`design/flow/design.v`:
```
`timescale 1ns / 1ps
module day3_part2_top( clk, rst, rom_addr, rom_data, sum, done );
    input clk;
    input rst;
    output [13:0] rom_addr;
    input [7:0] rom_data;
    output [31:0] sum;
    output done;
    reg [13:0] addr;
    wire [7:0] rom_out;
    reg [63:0] sub_group1;
    reg [63:0] sub_group2;
    reg [63:0] sub_group3;
    reg [63:0] comparator;
    reg [7:0] value;
    reg [31:0] sum_triples;
    localparam READ_1 = 3'b000, READ_2 = 3'b001, READ_3 = 3'b010, COMPARE = 3'b011, GET_VAL = 3'b100, CHECK = 3'b101, DONE = 3'b110;
    reg [2:0] state;
    reg int_done;
    assign sum = sum_triples;
    assign done = int_done;
    assign rom_addr = addr;
    assign rom_out = rom_data;
    always @ (posedge clk)
    begin
    if (rst)
    begin
        addr <= 14'b0;
        sub_group1 <= 64'b0;
        sub_group2 <= 64'b0;
        sub_group3 <= 64'b0;
        comparator <= 64'b0;
        value <= 8'b0;
        sum_triples <= 32'b0;
        state <= READ_1;
        int_done <= 1'b0;
    end
    else
    case (state)
    READ_1:
    begin
        addr <= addr + 1;
        if (rom_out == 8'b0)
            state <= READ_2;
        else
            sub_group1[rom_out] <= 1'b1;
    end
    READ_2:
    begin
        addr <= addr + 1;
        if (rom_out == 8'b0)
            state <= READ_3;
        else
            sub_group2[rom_out] <= 1'b1;
    end
    READ_3:
    begin
        addr <= addr + 1;
        if (rom_out == 8'b0)
            state <= COMPARE;
        else
            sub_group3[rom_out] <= 1'b1;
    end
    COMPARE:
    begin
        comparator <= sub_group1 & sub_group2 & sub_group3;
        if ((sub_group1 & sub_group2 & sub_group3) != 64'b0)
        begin
            value <= 8'b0;
            state <= GET_VAL;
        end
        else
        begin
            state <= CHECK;
        end
    end
    GET_VAL:
    begin
        comparator <= comparator >> 1;
        value <= value + 1;
        if (comparator == 1'b1)
        begin
            state <= CHECK;
            sum_triples <= sum_triples + value;
        end
    end
    CHECK:
    begin
        if (rom_out == 8'b0)
            state <= DONE;
        else
        begin
            state <= READ_1;
            sub_group1 <= 64'b0;
            sub_group2 <= 64'b0;
            sub_group3 <= 64'b0;
            comparator <= 64'b0;
        end
    end
    DONE:
    begin
        int_done <= 1'b1;
    end
    endcase
    end
endmodule
```
`design/flow/run.sh`:
```
#!/bin/bash
# the make line also repeats each setting of config.mk as NAME=value (left out here)
make -C /OpenROAD-flow-scripts/flow DESIGN_CONFIG=/design/flow/config.mk WORK_HOME=/design/flow/orfs CLKGATE_MAP_FILE= finish
```
`design/flow/config.mk`:
```
export PLATFORM = sky130hd
export DESIGN_NAME = day3_part2_top
export DESIGN_NICKNAME = day3_part2_top
export VERILOG_FILES = /design/flow/design.v
export SDC_FILE = /design/flow/constraint.sdc
export NUM_CORES = 4
export LEC_CHECK = 0
export ABC_AREA = 1
export CAP_MARGIN = 20
export CORE_MARGIN = 2
export CORE_UTILIZATION = 70
export SLEW_MARGIN = 20
```
`design/flow/constraint.sdc`:
```
create_clock -name core_clock -period 2.2 [get_ports {clk}]
set_input_delay 0.4400 -clock core_clock [delete_from_list [all_inputs] [get_ports {clk}]]
set_output_delay 0.4400 -clock core_clock [all_outputs]
set_load 0.01 [all_outputs]
```
==> flow_summary.toml <==
# implementation run metrics
[status]
status = "no timing/DRC/antenna violations"

[sta]
setup-violations-final = 0
clock.fmax_mhz = 476
slew_viol_final = 0
fin_crit_sh_pct = 95.4
finClkSkew_ns = 0.0142
max_slew_margin_pct = 68.8
rsz0062_at_grt = "true"
tightest_slew_ns = 0.468
setup_tns_ns = 0
finalCriticalPeriod_ns = 2.10
hold_violations = 0

[setup_path]
slowest_delay_ns = 0.60
setup.worst_path.start = "sum_triples[9]"
crit_chain = "clkdlybuf4s50_1"
cp_data_arrival_time_ns = 1.66
cp.depth = 1
rrSetupSlack_ns = 0.14
crit_type = "reg -> out"
r2r-end = "sum_triples[30]"
critical_path.top_delay_family = "buffers and inverters"
crit_fanout = 6
cp-start-kind = "flop"
endpoint = "sum[9]"
crit_slowest_cell = "clkdlybuf4s50_1"
r2r-start = "value[0]"
end_kind = "primary output"
rr_worst_depth = 14
critical_path_buf_inv_count = 1
required_ns = 1.76

[die]
dieArea_um2 = 21000
row_count = 51
core_area_um2 = 19500
die_w_um = 145
io-pin-count = 57
fp_util_pct = 71.5
fp.dieH_um = 145

[clock_tree]
cts_tree = "yes"
cts_max_level = 1
max-clock-path-buffers = 3
clock_latency_ns = 0.58
cts_root_buffer = "clkbuf_16"
holdBufCountCts = 0
cts_made_buffers = 31
path_clk_slew_ns = 0.06
cts.sinks = 318

[synthesis]
yosysMostFrequentCell = "dfxtp_1"
ys_ff = 318
ys_dominant_reg_cell = "dfxtp_1"
ys_chip_area_um2 = 13900
async_reset_ff_share_pct = 0
edf_count = 0
synth_cells = 1916
yosys.area.top_type = "dfxtp_1"
synth.top_cells.by_count = "dfxtp_1, a21oi_1, nor2_1, nand2_1, inv_1"
synth.cellmix.simpleShare_pct = 24.8
ys_sh_mux_pct = 0
ys_seq_share_pct = 45.8
yosys_cells = 1916
syn-num-nets = 1938
synth_xor_xnor_area_share_pct = 1.62
top_area_share_pct = 45.8
ys_types = 37
synthTopLogicFamily = "simple AND/OR/NAND/NOR gates"
top_cells_by_area = "dfxtp_1, a21oi_1, nor2_1, nand3_1, nand2_1"
synth_area_um2 = 13900
fa_ha_area_share_pct = 1.13
synth_warnings = 1
syn_avg_cell_area_um2 = 7.26
yosys.area_share.aoi_pct = 17.9

[power]
comb_power_share_pct = 3.7
seq_power_share_pct = 48.4
pg_comb_uw = 444
swShare_pct = 21.6
powerClk_uw = 5730
top_power_group = "sequential cells"
p_per_area_nw_per_um2 = 724
pg_seq_uw = 5780
ir_drop_mv = 0.902
intPower_uw = 9360
pwr-share-clk_pct = 47.9
power.net_switching_uw = 2580
leakage_uw = 0.00643

[placed_design]
globalplace.congestion = 0.947
io_buffers = 56
dpl.cell_count = 2229
dpl.hpwl_mm = 27.0

[detailed_routing]
wire_per_inst_um = 17.7
via_count = 13900
remaining_drc_errors = 0
ant_nets = 0
drt_pass1_iterations = 6
vias_per_cell = 6.08
antennaDiodeCount = 0
dr.first_iter.drc_count = 1485
routed_wl_mm = 40.5

[run]
drv_cap = 0
warnings = 29

[finish]
area_growth_pct = 18.6
layoutNonFillerInstCount = 2288
regArea_um2 = 6370
final_core_util_pct = 84.8
layout.nets = 2021
comb_area_um2 = 6440
nFillCells = 1228

[min_path]
whs_path_depth = 2
hp-class = "reg -> reg"
whs_endpoint = "sub_group1[0]"
hp-start = "sub_group1[0]"

[global_route]
grt_pass1_wl_mm = 64.7
track_usage_pct = 37.0
antenna_found_initial = 0
grt_overflow = 0
grt_start_max_net_pins = 75
grt_pass1_vias = 13000
## per-stage QoR
stage / setup slack (ns) / power, uW / instance area [um^2] / hold slack (ns)
global route: -0.0512 / 12200 / 16500 / 0.451
detailed placement: -0.513 / 6320 / 15200 / 0.418
floorplan: 0.105 / 6140 / 13900 / 0.409
global placement: -0.384 / 6320 / 15200 / 0.416
finish: 0.100 / 11900 / 16500 / 0.436
CTS: 0.0295 / 11900 / 16400 / 0.437
## cell type report
| cell class | count | area share [%] |
|---|---|---|
| multi-input cells | 1293 | 39.0 |
| flip-flops and latches | 318 | 38.6 |
| repair buffers | 147 | 8.79 |
| clock buffers | 45 | 5.69 |
| inverters | 208 | 4.76 |
| well taps | 265 | 2.01 |
| clock inverters | 12 | 1.15 |
## layer usage
metal  part of all wire (%)  vias to the layer above  GRT usage [%]
li1                       -                     6583              -
met1                     40                     6471           48.9
met2                     48                      735           63.2
met3                    8.4                      115           4.25
met4                    3.2                        0           12.8
met5                      0                        -              0
## what timing repair did
action	in CTS	in global routing
setup buffers	0	1
setup endpoints to repair	5	116
pin swaps	0	1
gates resized	3	33
cloned	0	1
No activity file was given, so power comes from the tool's default toggle rates.
